Setup of job 4110:
// ALU
module ALU #(parameter w = 8) (
    clk, rst, CE, IN_valid, MODE, CMD, OPA, OPB, Cin,
    ERR, RES, OF, COUT, G, L, E);
    input clk;
    input rst;
    input CE;
    input [1:0] IN_valid;
    input MODE;
    input [3:0] CMD;
    input [w-1:0] OPA;
    input [w-1:0] OPB;
    input Cin;
    output reg ERR;
    output reg OF;
    output reg COUT;
    output reg G;
    output reg L;
    output reg E;
    output reg [2*w:0] RES;
reg [1:0] IN_valid_t;
reg [3:0] CMD_t;
reg MODE_t, Cin_t;
reg [w-1:0] OPA_t, OPB_t;
reg ERR_t, OF_t, COUT_t, G_t, L_t, E_t;
reg [2*w:0] RES_t, RES_m;
reg signed [w-1:0] sOPA, sOPB;
reg signed [2*w:0] sRES;
reg [$clog2(w)-1:0] shift_amount;
always @(posedge clk or posedge rst) begin  
    if(rst) begin
        OPA_t <= 0;
        OPB_t <= 0;
        Cin_t <= 0;
        IN_valid_t <= 0;
        MODE_t <= 0;
        CMD_t <= 0; end
     else if(CE) begin
        OPA_t <= OPA;
        OPB_t <= OPB;
        Cin_t <= Cin;
        IN_valid_t <= IN_valid;
        MODE_t <= MODE;
        CMD_t <= CMD; end   
end
always @(*) begin
    ERR_t = 0;    
    sOPA = 0;
    sOPB = 0;
    sRES = 0;
    shift_amount = 0;
    OF_t = 0;
    COUT_t = 0;
    G_t = 0;
  ...
make LEC_CHECK=0 ABC_AREA=1 CAP_MARGIN=20 CORE_ASPECT_RATIO=0.7 CORE_MARGIN=2 CORE_UTILIZATION=72 CTS_CLUSTER_SIZE=98 PLACE_DENSITY=0.38 SETUP_SLACK_MARGIN=-0.17 SLEW_MARGIN=20 finish   # period 5.25 ns
run.sh (not shown) runs the stock make flow with config.mk's settings and CLKGATE_MAP_FILE=.
Job 4110: complete, dirty (setup timing)
> inputs changed (job 4110 -> job 2044)
Settings: setting CTS_CLUSTER_DIAMETER to 370 for the first time; removing PLACE_DENSITY (formerly 0.38); removing CTS_CLUSTER_SIZE (formerly 98); removing CORE_ASPECT_RATIO (formerly 0.7); removing SETUP_SLACK_MARGIN (formerly -0.17); removing ABC_AREA (formerly 1); changing the clock period (ns, I/O delays scaled along) from 5.25 to 2.96.
[summary]
The flow ended early for job 2044: it failed with a tool error in 4_1_cts.
The largest non-sequential cell family by area comes out adder cells in one run and simple AND/OR/NAND/NOR gates in the other, namely in job 2044 and job 4110 respectively.
[compare] base=job 4110 new=job 2044: chip area from the yosys synthesis statistics fell by about 4.5%, yosys cell count fell by about 20%, final estimated routing congestion in global placement rose by 0.051, share of synthesized registers carrying an async set or reset stayed essentially flat, effective utilization at floorplan fell by 0.64 points.
In job 2044 the area after synthesis turned out 4.5% lower than in job 4110.
From job 4110 to job 2044 the numbers moved as follows: number of instances in the synthesized netlist lower, chip height higher, post-placement cell count lower, simple-gate area share of the yosys netlist lower.
In job 2044 relative to job 4110, total number of placement rows had gone up by more than 10%.
### job 2044 -> job 7203
Settings: removing CTS_CLUSTER_DIAMETER (formerly 370); changing CORE_UTILIZATION from 72 to 39; changing the clock period (ns, I/O delays scaled along) from 2.96 to 5.79.
--- outcome ---
Across job 7203 and job 2044, a clean result was obtained everywhere but in job 2044.
For job 2044, the flow was terminated by a tool error in 4_1_cts and produced no final design.
Compared with job 2044, in job 7203 x dimension of the die picked up an extra 35%, post-synth tally of flip-flops with integrated enable flat, total cell area at the placement stage decreased by 1600 um2 relative to the old numbers.
Core area grows by more than half when moving from job 2044 to job 7203.
Job 7203 vs job 2044 — area enclosed by the die boundary climbed by more than half
Of job 7203 and job 2044, job 7203 shows the higher worst slack at placement, with job 2044 below it.
Top-level I/O count delta (job 2044 -> job 7203): insignificant
Floorplan row count up 37% in job 7203 wrt job 2044
Here is what was changed in the inputs of job 4220 compared with job 7203.
Settings: changing CORE_UTILIZATION from 39 to 72; setting CORE_ASPECT_RATIO to 0.74 for the first time; setting CTS_CLUSTER_SIZE to 98 for the first time; setting PLACE_DENSITY to 0.36 for the first time; changing the clock period (ns, I/O delays scaled along) from 5.79 to 5.81.
==> results <==
- As far as total negative slack goes, job 7203 and job 4220 are indistinguishable; the numbers are identical.
- Maximum cell stage delay along the critical path: job 7203 and job 4220 compared, higher one is job 4220
- Core outline area (higher): job 7203
- Higher part of the cycle the worst path needs goes to job 4220 over job 7203.
- Between job 7203 and job 4220, the smallest setup slack after layout is higher for job 7203.
- Job 7203 reports its highest metal layer used by the detailed router as met4 while job 4220 reports met5.
- Relative to job 7203, overall power after layout has gone down in job 4220.
- Job 4220: chip width is about 14% lower than what job 7203 reported.
What job 4203 does differently from job 4220 at the input level:
Settings: CTS_CLUSTER_SIZE now 47, was 98; PLACE_DENSITY no longer set, was 0.36; CTS_CLUSTER_DIAMETER now 28, previously not set; CORE_ASPECT_RATIO no longer set, was 0.74; PLACE_DENSITY_LB_ADDON now 0.0, previously not set; the clock period (ns, I/O delays scaled along) now 4.77, was 5.81.
### Flow results
FAIL job 4203 @ 5_1_grt: tool exited with error
The flow did not stop early for job 4220: all stages ran, and the layout cleared the timing, DRC and antenna checks.
Job 4203 vs job 4220 — routability congestion estimate dropped slightly
Compared with job 4220, job 4203 shows count of placed standard cells including taps higher by about 8%.
Delta (job 4203 minus job 4220): post-CTS setup repair buffer count grew by 16, area of the core went down 1.4%, pre-CTS setup slack decreased 0.67 ns.
Looking at job 4220 and job 4203, the number of levels the H-tree was split into is a wash.
Between job 4220 and job 4203, cell area after placement is higher for job 4203, job 4220 comes in under that.

---

P:
ALU again, from the RTL that the note above started with.
Settings: LEC_CHECK=0, CAP_MARGIN=20, CORE_ASPECT_RATIO=0.5, CORE_MARGIN=8, CORE_UTILIZATION=45, CTS_CLUSTER_DIAMETER=332, CTS_CLUSTER_SIZE=98, PLACE_DENSITY=0.35, SLEW_MARGIN=20, TNS_END_PERCENT=10; clock period 6.0 ns.
P finished end to end and its layout was clean on timing, DRC and antenna.
For Q, these inputs were changed with respect to P:
- a deleted CTS_CLUSTER_DIAMETER that had been 332
- a deleted CTS_CLUSTER_SIZE that had been 98
- a deleted PLACE_DENSITY that had been 0.35
- a change of CORE_UTILIZATION from 45 to 58
- a deleted CORE_ASPECT_RATIO that had been 0.5
- a change of CORE_MARGIN from 8 to 2
- a deleted TNS_END_PERCENT that had been 10
- a change of the clock period (ns, I/O delays scaled along) from 6.0 to 4.1
### Flow results
- Q vs. P: critical path depth now sits lower; critical path buffer and inverter count saw a decrease.
- On final HPWL from detailed placement, Q does better than P.
- Against P, Q comes in 4.6 points lower on sequential share of power.
- Termination of the worst setup path = RES[16]: P; termination of the worst setup path = RES[12]: Q
- In Q, worst path setup slack after routing is lower than in P.
- Q: flow complete, layout not clean; failing: negative setup slack
- P has completed all stages; timing, DRC and antenna checks passed.
- Cmp P and Q / sequential power / higher: Q
- Between Q and P, it is Q whose global-route wire length before repair is lower, by about 0.8%.
- Diff P -> Q: overall power after layout now sits higher; via count picked up an extra 1474; register fraction of the total cell area saw a decrease; total iterations of the first detailed-routing run rose 6.
Power figures rest on the tool's default switching activity, not on a simulated workload.
